## run 1
// pcie_pio_ctrl
module pcie_pio_ctrl (
  input          clk,
  input          reset,
  input          tvalid,
  input  [63:0]  tdata,
  output         tready,
  input  [7:0]   tstrb,
  input  [21:0]  tuser,
  input          tlast,
  output [7:0]   cfg_addr,
  output [31:0]  cfg_wr_data,
  output         cfg_rd_cmd,
  output         cfg_wr_cmd,
  input  [31:0]  cfg_rd_data,
  input          cfg_valid,
  output         fifo0_wr_cmd,
  output [131:0] fifo0_wr_data,
  input          fifo0_empty_flag,
  input          fifo0_full_flag,
  input          fifo0_prog_full_flag,
  input          fifo1_full_flag,
  input          fifo1_empty_flag,
  output         fifo1_rd_cmd,
  input  [131:0] fifo1_rd_data,
  input  [7:0]   cfg_bus_number,
  input  [4:0]   cfg_device_number,
  input  [2:0]   cfg_function_number,
  input          lnk_up,
  input          cfg_to_turnoff,
  output         cfg_to_turnoff_ok,
  output         tx_tvalid,
  output [63:0]  tx_tdata,
  input          tx_tready,
  output [7:0]   tx_tstrb,
  output         tx_tlast
);
Size: about 5100 cells after synthesis, ~1400 flip-flops, ~540 I/O pins, ~60000 sq um of cells after synthesis.
clock: 8.77 ns
lec_check: 0
abc_area: 0
cap_margin: 20
cell_pad_in_sites_detail_placement: 2
core_aspect_ratio: 1.67
core_margin: 9
core_utilization: 36
gpl_timing_driven: 0
place_density_lb_addon: 0.02
slew_margin: 20
tns_end_percent: 90
run.sh (not shown) runs the stock make flow with config.mk's settings and CLKGATE_MAP_FILE=.
### run 1 -> run 2
- clearing PLACE_DENSITY_LB_ADDON, which used to be 0.02
- clearing ABC_AREA, which used to be 0
- clearing CELL_PAD_IN_SITES_DETAIL_PLACEMENT, which used to be 2
- clearing TNS_END_PERCENT, which used to be 90
- clearing GPL_TIMING_DRIVEN, which used to be 0
- clearing CORE_ASPECT_RATIO, which used to be 1.67
- swapping 9 for 2 in CORE_MARGIN
- swapping 36 for 59 in CORE_UTILIZATION
- swapping 8.77 for 4.52 in the clock period (ns, I/O delays scaled along)
==> results <==
In the flow results for run 1 and run 2, the global-route usage is smaller on run 1. Density: run 2 denser than run 1. For run 1, the kind of critical path was input port to register, unlike run 2, where it was register to register. Status: area used by multi-input combinational logic parity (run 2, run 1).
Relative to run 2, the following input files were edited for run 3:
- CORE_UTILIZATION now 19, was 59
- the clock period (ns, I/O delays scaled along) now 13.8, was 4.52
==> results <==
Looking at worst-path cell with the longest stage delay, the sky130_fd_sc_hd__buf_4 result is from run 2; the sky130_fd_sc_hd__o21ai_2 one comes from run 3.
In terms of hold slack, run 3 and run 2 differ only marginally.
Diff run 2 -> run 3 | largest fanout on the critical path | increase of about 9%
Diff run 2 and run 3: cell area higher in run 3
Run 3: clock tree buffer count of the final layout about 0.47% below run 2
What run 4 does differently from run 3 at the input level:
- changing CORE_UTILIZATION from 19 to 40
- setting CTS_CLUSTER_SIZE to 35 for the first time
- changing the clock period (ns, I/O delays scaled along) from 13.8 to 4.38
Run 4 reached the end of the flow, and the finished layout is clean on the timing, DRC and antenna checks.
Across both runs, total vias in the final route was lower for run 4 than for run 3.
Between run 3 and run 4, final core area utilization is lower for run 3, run 4 comes in above that.
Routed wire length on run 4 is down relative to run 3.
Total instance count after detailed placement was higher in the run labelled run 3.

* * *

Starting RTL as in the previous note.
make LEC_CHECK=0 ABC_AREA=0 CAP_MARGIN=20 CELL_PAD_IN_SITES_DETAIL_PLACEMENT=0 CORE_ASPECT_RATIO=1.67 CORE_MARGIN=2 CORE_UTILIZATION=72 CTS_CLUSTER_DIAMETER=66 GPL_TIMING_DRIVEN=1 PLACE_DENSITY_LB_ADDON=0.02 SETUP_SLACK_MARGIN=0.69 SLEW_MARGIN=20 TNS_END_PERCENT=90 finish   # period 2.87 ns
Rerun with:
HOLD_SLACK_MARGIN = 0.29   (was default)
PLACE_DENSITY_LB_ADDON = default   (was 0.02)
What happened:
- With this change the flow reached the layout checks and failed them: negative setup slack
- sequential cell count stays the same
- non-clock buffer count rises by 5
- via count climbs by 2.2%
- final area stays flat
- power grows by 0.38%
- final cell count went up by 0.31%
- worst hold slack gains 180 ps
- die area stays the same
Rerun with:
ABC_AREA = default   (was 0)
CELL_PAD_IN_SITES_DETAIL_PLACEMENT = default   (was 0)
CORE_ASPECT_RATIO = default   (was 1.67)
CTS_CLUSTER_DIAMETER = default   (was 66)
GPL_TIMING_DRIVEN = default   (was 1)
HOLD_SLACK_MARGIN = default   (was 0.29)
SETUP_SLACK_MARGIN = -0.28   (was 0.69)
TNS_END_PERCENT = default   (was 90)
clock period = 2.81 ns   (was 2.87 ns; I/O delays follow)
Outcome: The new run finished with negative setup slack left; total power rises by 5.9%; routed wire length falls by 22%; global-route usage falls by 6.4 points; final area falls by 4.0%.

* * *

## pine
Starting RTL as in the previous note.
clock: 2.84 ns
lec_check: 0
abc_area: 0
cap_margin: 20
cell_pad_in_sites_detail_placement: 0
core_aspect_ratio: 1.67
core_margin: 2
core_utilization: 64
gpl_timing_driven: 1
place_density_lb_addon: 0.02
slew_margin: 20
tns_end_percent: 90
pine completed; timing, DRC and antenna clean
What maple does differently from pine at the input level:
# pine
export LEC_CHECK = 0
export ABC_AREA = 0
export CAP_MARGIN = 20
export CELL_PAD_IN_SITES_DETAIL_PLACEMENT = 0
export CORE_ASPECT_RATIO = 1.67
export CORE_MARGIN = 2
export CORE_UTILIZATION = 64
export GPL_TIMING_DRIVEN = 1
export PLACE_DENSITY_LB_ADDON = 0.02
export SLEW_MARGIN = 20
export TNS_END_PERCENT = 90
create_clock -name core_clock -period 2.84 [get_ports {clk}]
# maple
export LEC_CHECK = 0
export CAP_MARGIN = 20
export CORE_MARGIN = 2
export CORE_UTILIZATION = 58
export SLEW_MARGIN = 20
create_clock -name core_clock -period 2.95 [get_ports {clk}]
### Flow results
Static leakage essentially unchanged between maple and pine.
Global-route wire length before repair: higher on pine
maple vs pine — wire length the detailed router placed on met1 rose 9.3 mm.
Going from pine to maple, non-clock buffer count -26, die size +about 10%.
Power is estimated from default activity; no workload was simulated.
